==> inputs of run A <==
## hopselection
module hopselection(
clk_6M, rstz, p_033us,
regi_isMaster,
ps_pagerespTO,
fk_page,
scancase,
m_half_tslot_p,
connsnewslave, connsnewmaster,
txbit_period, rxbit_period,
fkset_p,   
psackfhs, pagetxfhs, pagetmp, pagerxackfhs ,
corre_threshold,
psrxfhs_succ_p,
psrxfhs,
pstxid,
m_tslot_p, ms_tslot_p,
ps_N_incr_p,
pageAB_2Npage_count, 
Atrain,
regi_interlace_offset, regi_page_k_nudge,
regi_AFH_mode,
regi_AFH_N, regi_AFH_channel_map,
ps, gips, is, giis, page, inquiry, mpr, spr, ir, conns,
prs_clock_frozen, prm_clock_frozen,
CLK, CLKE, CLKN, BD_ADDR,
counter_isFHS,
fk,
fk_chg_p, fk_chg_p_ff,
fk_pstxid
);
input clk_6M, rstz, p_033us;
input regi_isMaster;
input ps_pagerespTO;
input fk_page;
input scancase;
input m_half_tslot_p;
input connsnewslave, connsnewmaster;
input txbit_period, rxbit_period;
input fkset_p;   
input psackfhs, pagetxfhs, pagetmp, pagerxackfhs ;
input corre_threshold;
wire [5:0] counter_clkN1;
wire [5:0] counter_clkE1;
input psrxfhs_succ_p;
input psrxfhs;
input pstxid;
input m_tslot_p, ms_tslot_p;
input ps_N_incr_p;
  ...
Settings: LEC_CHECK=0, CAP_MARGIN=5, CORE_MARGIN=9, CORE_UTILIZATION=28, CTS_CLUSTER_DIAMETER=375, CTS_CLUSTER_SIZE=93, GPL_TIMING_DRIVEN=0, MAX_ROUTING_LAYER=met4, PLACE_DENSITY_LB_ADDON=0.2, SLEW_MARGIN=20; clock period 35.9 ns.
run.sh (not shown) runs the stock make flow with config.mk's settings and CLKGATE_MAP_FILE=.
==> inputs of run B, as changes to run A <==
Settings changed: CAP_MARGIN 5 to 20, CORE_MARGIN 9 to 2, CORE_UTILIZATION 28 to 70, CTS_CLUSTER_DIAMETER 375 to 234, CTS_CLUSTER_SIZE 93 to 36, GPL_TIMING_DRIVEN 0 to not set, PLACE_DENSITY set to 0.65, PLACE_DENSITY_LB_ADDON 0.2 to not set, TNS_END_PERCENT set to 5.
==> flow/constraint.sdc (replaced) <==
create_clock -name core_clock -period 16.3 [get_ports {clk_6M}]
set_input_delay 3.2600 -clock core_clock [delete_from_list [all_inputs] [get_ports {clk_6M}]]
set_output_delay 3.2600 -clock core_clock [all_outputs]
set_load 0.01 [all_outputs]
==> inputs of run Y, as changes to run A <==
Settings changed: CAP_MARGIN 5 to 20, CORE_MARGIN 9 to 2, CORE_UTILIZATION 28 to 40, CTS_CLUSTER_DIAMETER 375 to not set, CTS_CLUSTER_SIZE 93 to not set, GPL_TIMING_DRIVEN 0 to not set, MAX_ROUTING_LAYER met4 to not set, PLACE_DENSITY set to 0.6, PLACE_DENSITY_LB_ADDON 0.2 to not set.
==> flow/constraint.sdc (replaced) <==
create_clock -name core_clock -period 23.1 [get_ports {clk_6M}]
set_input_delay 4.6200 -clock core_clock [delete_from_list [all_inputs] [get_ports {clk_6M}]]
set_output_delay 4.6200 -clock core_clock [all_outputs]
set_load 0.01 [all_outputs]
==> inputs of run P, as changes to run A <==
Settings changed: ABC_AREA set to 1, CAP_MARGIN 5 to 20, CORE_MARGIN 9 to 2, CORE_UTILIZATION 28 to 62, CTS_CLUSTER_DIAMETER 375 to not set, CTS_CLUSTER_SIZE 93 to 98, GPL_TIMING_DRIVEN 0 to not set, MAX_ROUTING_LAYER met4 to not set, PLACE_DENSITY set to 0.6, PLACE_DENSITY_LB_ADDON 0.2 to not set.
==> flow/constraint.sdc (replaced) <==
create_clock -name core_clock -period 30.4 [get_ports {clk_6M}]
set_input_delay 6.0800 -clock core_clock [delete_from_list [all_inputs] [get_ports {clk_6M}]]
set_output_delay 6.0800 -clock core_clock [all_outputs]
set_load 0.01 [all_outputs]
==> impl_metrics.ini <==
; synthesis and place-and-route metrics
[place]
pre_cts_ws_ps = 7710
port_buffers = 229

[yosys]
synth-compound-area-share_pct = 17.1
synthXorXnorAreaFrac_pct = 10.6

[setup_path]
critPathSlowestCell = xor2_1
critPathMaxStageDelay_ps = 710
crit_family = buffers and inverters
crit_path_frequent_cell = ha_1

[detailed_routing]
vias_per_cell = 5.07
diodes = 15

[sta]
maxSlewHeadroom_pct = 38.8

[final_layout]
inverters = 119

[power_and_ir_drop]
p_leak_nw = 8.76

[run_status]
status = complete, no violations
# the run above: run A

==> impl_metrics.ini <==
; synthesis and place-and-route metrics
[final_layout]
seq_share_pct = 20.1

[yosys]
flop_cell = dfrtp_1
synth-compound-area-share_pct = 17.1
synthXorXnorAreaFrac_pct = 10.6

[setup_path]
crit_path_frequent_cell = ha_1
crit_family = AND-OR/OR-AND gates
critPathSlowestCell = xor2_1

[detailed_routing]
dr.pass1.iters = 5
diodes = 1
drc = 0
vias_per_cell = 5.57

[place]
port_buffers = 231

[die]
taps = 585

[run_status]
status = complete, no violations

[clocking]
cts.htree.levels = 4
cts_resized = 0

[power_and_ir_drop]
pg_seq_w = 0.000309

[sta]
maxSlewHeadroom_pct = 35.2
# the run above: run Y

==> impl_metrics.ini <==
; synthesis and place-and-route metrics
[run_status]
status = complete, no violations

[yosys]
synth-compound-area-share_pct = 15.3
synthXorXnorAreaFrac_pct = 7.46

[detailed_routing]
diodes = 1
vias_per_cell = 5.67

[sta]
maxSlewHeadroom_pct = 18.4
period_used_pct = 78.2

[setup_path]
crit_path_frequent_cell = nand2_1
rr_startpoint = hopctrlwd_u.mod79_Fprime.op_dividend[25]
crit_family = AND-OR/OR-AND gates
critPathMaxStageDelay_ps = 600
critPathSlowestCell = xor2_1

[global_route]
grt.total_usage_pct = 33.9

[die]
dieArea_um2 = 29200

[clocking]
cts_resized = 0

[power_and_ir_drop]
p_leak_nw = 10.3

[final_layout]
logic_area_um2 = 11000
inverters = 483

[place]
port_buffers = 231
# the run above: run P

==> impl_metrics.ini <==
; synthesis and place-and-route metrics
[final_layout]
inverters = 119

[yosys]
synth-compound-area-share_pct = 17.1
synthXorXnorAreaFrac_pct = 10.6

[setup_path]
critPathSlowestCell = fa_1
critPathMaxStageDelay_ps = 510
crit_family = AND-OR/OR-AND gates

[run_status]
violations = setup timing
status = finished with violations

[place]
port_buffers = 231
pre_cts_ws_ps = -2090

[power_and_ir_drop]
p_leak_nw = 9.94

[detailed_routing]
vias_per_cell = 7.14

[sta]
fin_ws_ps = -1500
finalSetupViolCount = 7
# the run above: run B


========
==> v34 <==
hopselection again, from the RTL that the note above started with.
clock: 15.1 ns
lec_check: 0
abc_area: 1
cap_margin: 20
core_margin: 2
core_utilization: 71
cts_cluster_diameter: 232
cts_cluster_size: 37
hold_slack_margin: 0.3
max_routing_layer: met4
place_density_lb_addon: 0.05
setup_slack_margin: 4.44
slew_margin: 20
==> v11 (differences from v34) <==
Settings changed: CORE_UTILIZATION 71 to 72, CTS_CLUSTER_DIAMETER 232 to 226, CTS_CLUSTER_SIZE 37 to unset, HOLD_SLACK_MARGIN 0.3 to 0.28, MAX_ROUTING_LAYER met4 to unset, PLACE_DENSITY_LB_ADDON 0.05 to unset, SETUP_SLACK_MARGIN 4.44 to 3.75.
==> flow/constraint.sdc (replaced) <==
create_clock -name core_clock -period 12.8 [get_ports {clk_6M}]
set_input_delay 2.5600 -clock core_clock [delete_from_list [all_inputs] [get_ports {clk_6M}]]
set_output_delay 2.5600 -clock core_clock [all_outputs]
set_load 0.01 [all_outputs]
==> v15 (differences from v34) <==
Settings changed: CORE_UTILIZATION 71 to 70, CTS_CLUSTER_DIAMETER 232 to 234, CTS_CLUSTER_SIZE 37 to 72, HOLD_SLACK_MARGIN 0.3 to unset, PLACE_DENSITY set to 0.65, PLACE_DENSITY_LB_ADDON 0.05 to unset, SETUP_SLACK_MARGIN 4.44 to unset, TNS_END_PERCENT set to 5.
==> flow/constraint.sdc (replaced) <==
create_clock -name core_clock -period 15.4 [get_ports {clk_6M}]
set_input_delay 3.0800 -clock core_clock [delete_from_list [all_inputs] [get_ports {clk_6M}]]
set_output_delay 3.0800 -clock core_clock [all_outputs]
set_load 0.01 [all_outputs]
==> flow_results.xml <==
<?xml version="1.0" encoding="UTF-8"?>
<metrics>
  <group name="die">
    <metric name="core-area" unit="sq mm">0.0242</metric>
    <metric name="fp-row-count" unit="">57</metric>
  </group>
  <group name="status">
    <metric name="outcome" unit="">complete, but fails checks</metric>
    <metric name="so_faults" unit="">setup timing</metric>
  </group>
  <group name="clock_tree">
    <metric name="cts-root-to-sink-buffers" unit="">2</metric>
    <metric name="clock-root-buffer" unit="">sky130_fd_sc_hd__clkbuf_16</metric>
  </group>
  <group name="sta">
    <metric name="finalSetupViolCount" unit="">7</metric>
    <metric name="setup_slack" unit="ns">-0.399</metric>
  </group>
</metrics>
Source of the figures above: v15

==> flow_results.xml <==
<?xml version="1.0" encoding="UTF-8"?>
<metrics>
  <group name="synthesis">
    <metric name="synthCells" unit="">2534</metric>
    <metric name="ys_types" unit="">59</metric>
    <metric name="synth.area.mux_share" unit="%">0</metric>
    <metric name="enable_flop_cells" unit="">0</metric>
    <metric name="netlist_top_cells_area" unit="">sky130_fd_sc_hd__dfrtp_1, sky130_fd_sc_hd__nand2_1, sky130_fd_sc_hd__ha_1</metric>
  </group>
  <group name="die">
    <metric name="fp-row-count" unit="">56</metric>
  </group>
  <group name="status">
    <metric name="first-error" unit="">[ERROR DPL-0038] Utilization greater than 100%, impossible to legalize</metric>
    <metric name="outcome" unit="">did not finish</metric>
    <metric name="flow.stopped_at" unit="">4_1_cts</metric>
  </group>
  <group name="placed_design">
    <metric name="sum_of_net_half_perimeters_after_detailed_placement" unit="mm">53.1</metric>
  </group>
</metrics>
Source of the figures above: v11

==> flow_results.xml <==
<?xml version="1.0" encoding="UTF-8"?>
<metrics>
  <group name="status">
    <metric name="outcome" unit="">did not finish</metric>
    <metric name="flow.stopped_at" unit="">5_1_grt</metric>
    <metric name="first-error" unit="">[ERROR GRT-0116] Global routing finished with congestion. Check the congestion regions in the DRC Viewer.</metric>
  </group>
  <group name="die">
    <metric name="fp-row-count" unit="">57</metric>
    <metric name="core-area" unit="sq mm">0.0241</metric>
  </group>
  <group name="clock_tree">
    <metric name="clock-root-buffer" unit="">sky130_fd_sc_hd__clkbuf_16</metric>
  </group>
</metrics>
Source of the figures above: v34


========
==> inputs of 10-17 <==
hopselection again, from the RTL that the note above started with.
==> flow/config.mk <==
export PLATFORM = sky130hd
export DESIGN_NAME = hopselection
export DESIGN_NICKNAME = hopselection
export VERILOG_FILES = /design/flow/design.v
export SDC_FILE = /design/flow/constraint.sdc
export NUM_CORES = 4
export LEC_CHECK = 0
export CAP_MARGIN = 20
export CORE_MARGIN = 7
export CORE_UTILIZATION = 45
export CTS_CLUSTER_DIAMETER = 328
export CTS_CLUSTER_SIZE = 100
export PLACE_DENSITY_LB_ADDON = 0.3
export SETUP_SLACK_MARGIN = -1.16
export SLEW_MARGIN = 20
export TNS_END_PERCENT = 20
==> flow/constraint.sdc <==
create_clock -name core_clock -period 25.0 [get_ports {clk_6M}]
set_input_delay 5.0000 -clock core_clock [delete_from_list [all_inputs] [get_ports {clk_6M}]]
set_output_delay 5.0000 -clock core_clock [all_outputs]
set_load 0.01 [all_outputs]
==> inputs of 10-04, as changes to 10-17 <==
Settings changed: CORE_MARGIN 7 to 2, CORE_UTILIZATION 45 to 68, CTS_CLUSTER_DIAMETER 328 to 232, CTS_CLUSTER_SIZE 100 to 37, MAX_ROUTING_LAYER from default to met4, PLACE_DENSITY_LB_ADDON 0.3 to default, SETUP_SLACK_MARGIN -1.16 to default, TNS_END_PERCENT 20 to default.
==> flow/constraint.sdc (replaced) <==
create_clock -name core_clock -period 15.1 [get_ports {clk_6M}]
set_input_delay 3.0200 -clock core_clock [delete_from_list [all_inputs] [get_ports {clk_6M}]]
set_output_delay 3.0200 -clock core_clock [all_outputs]
set_load 0.01 [all_outputs]
==> inputs of 06-21, as changes to 10-17 <==
Settings changed: CAP_MARGIN 20 to 40, CELL_PAD_IN_SITES_GLOBAL_PLACEMENT from default to 0, CORE_ASPECT_RATIO from default to 0.5, CORE_MARGIN 7 to 9, CORE_UTILIZATION 45 to 59, CTS_CLUSTER_DIAMETER 328 to 270, CTS_CLUSTER_SIZE 100 to 45, SETUP_SLACK_MARGIN -1.16 to -1.01, TNS_END_PERCENT 20 to 15.
==> flow_summary_export.csv <==
group,metric,value,unit
run_status,status,"finished clean",
drt,detail_route.iter0.violations,980,
power,p_clk_share,15.5,%
worst_setup_path,critical-path-slowest-cell,"xor2_1",
drt,num_vias,15600,
layout,fin_nets,2588,
global_routing,grt_max_degree,105,
-- figures above: 10-17

==> flow_summary_export.csv <==
group,metric,value,unit
run_status,status,"finished clean",
power,p_clk_share,15.4,%
layout,fin_nets,2595,
worst_setup_path,crit_type,"in2out",
drt,detail_route.iter0.violations,1443,
drt,num_vias,15700,
worst_setup_path,critical-path-slowest-cell,"clkdlybuf4s50_1",
power,seq-power,0.284,mW
-- figures above: 06-21

==> flow_summary_export.csv <==
group,metric,value,unit
sta,setup_viol_count_final,7,
worst_setup_path,critical-path-slowest-cell,"fa_2",
drt,detail_route.iter0.violations,3461,
drt,num_vias,20100,
sta,worst_slack,-2.46,ns
global_routing,grt_max_degree,103,
synth,topCellsByArea,"dfrtp_1 24%, ha_1 10%, xnor2_1 6.3%",
layout,fin_nets,2840,
run_status,status,"failed layout checks",
run_status,so_faults,"negative setup slack",
-- figures above: 10-04


========
==> trial 59 <==
Starting RTL as in the previous note.
## hopselection
module hopselection(
clk_6M, rstz, p_033us,
regi_isMaster,
ps_pagerespTO,
fk_page,
scancase,
m_half_tslot_p,
connsnewslave, connsnewmaster,
txbit_period, rxbit_period,
fkset_p,   
psackfhs, pagetxfhs, pagetmp, pagerxackfhs ,
corre_threshold,
psrxfhs_succ_p,
psrxfhs,
pstxid,
m_tslot_p, ms_tslot_p,
ps_N_incr_p,
pageAB_2Npage_count, 
Atrain,
regi_interlace_offset, regi_page_k_nudge,
regi_AFH_mode,
regi_AFH_N, regi_AFH_channel_map,
ps, gips, is, giis, page, inquiry, mpr, spr, ir, conns,
prs_clock_frozen, prm_clock_frozen,
CLK, CLKE, CLKN, BD_ADDR,
counter_isFHS,
fk,
fk_chg_p, fk_chg_p_ff,
fk_pstxid
);
Settings: LEC_CHECK=0, ABC_AREA=1, CAP_MARGIN=20, CORE_MARGIN=2, CORE_UTILIZATION=69, CTS_CLUSTER_DIAMETER=260, CTS_CLUSTER_SIZE=98, PLACE_DENSITY=0.38, SLEW_MARGIN=20; clock period 14.6 ns.
==> trial 45 (differences from trial 59) <==
==> flow/config.mk (replaced) <==
export PLATFORM = sky130hd
export DESIGN_NAME = hopselection
export DESIGN_NICKNAME = hopselection
export VERILOG_FILES = /design/flow/design.v
export SDC_FILE = /design/flow/constraint.sdc
export NUM_CORES = 4
export LEC_CHECK = 0
export CAP_MARGIN = 20
export CORE_MARGIN = 2
export CORE_UTILIZATION = 66
export CTS_CLUSTER_DIAMETER = 238
export MAX_ROUTING_LAYER = met4
export PLACE_DENSITY = 0.6
export SLEW_MARGIN = 20
export TNS_END_PERCENT = 5
==> flow/constraint.sdc (replaced) <==
create_clock -name core_clock -period 16.2 [get_ports {clk_6M}]
set_input_delay 3.2400 -clock core_clock [delete_from_list [all_inputs] [get_ports {clk_6M}]]
set_output_delay 3.2400 -clock core_clock [all_outputs]
set_load 0.01 [all_outputs]
==> build 83 (differences from trial 59) <==
==> flow/config.mk (replaced) <==
export PLATFORM = sky130hd
export DESIGN_NAME = hopselection
export DESIGN_NICKNAME = hopselection
export VERILOG_FILES = /design/flow/design.v
export SDC_FILE = /design/flow/constraint.sdc
export NUM_CORES = 4
export LEC_CHECK = 0
export CAP_MARGIN = 20
export CORE_MARGIN = 2
export CORE_UTILIZATION = 40
export PLACE_DENSITY = 0.6
export SLEW_MARGIN = 20
==> flow/constraint.sdc (replaced) <==
create_clock -name core_clock -period 25.0 [get_ports {clk_6M}]
set_input_delay 5.0000 -clock core_clock [delete_from_list [all_inputs] [get_ports {clk_6M}]]
set_output_delay 5.0000 -clock core_clock [all_outputs]
set_load 0.01 [all_outputs]
==> build 58 (differences from trial 59) <==
==> flow/config.mk (replaced) <==
export PLATFORM = sky130hd
export DESIGN_NAME = hopselection
export DESIGN_NICKNAME = hopselection
export VERILOG_FILES = /design/flow/design.v
export SDC_FILE = /design/flow/constraint.sdc
export NUM_CORES = 4
export LEC_CHECK = 0
export CAP_MARGIN = 20
export CORE_MARGIN = 2
export CORE_UTILIZATION = 58
export SLEW_MARGIN = 20
==> flow/constraint.sdc (replaced) <==
create_clock -name core_clock -period 12.8 [get_ports {clk_6M}]
set_input_delay 2.5600 -clock core_clock [delete_from_list [all_inputs] [get_ports {clk_6M}]]
set_output_delay 2.5600 -clock core_clock [all_outputs]
set_load 0.01 [all_outputs]
==> comparison <==
Build 58 finished but fails on negative setup slack. Build 83 went through all stages and came out clean. Trial 45 finished but failed the layout checks on negative setup slack. Trial 59 stopped in global routing with GRT-0232.
Flip-flop count is the same in trial 45 and build 83.
The lowest total power belongs to build 83, the highest to build 58.
Register-to-register slack, highest first: build 83, trial 45, build 58.
Clock power, highest first: build 58, trial 45, build 83.
No activity file was given, so power comes from the tool's default toggle rates.
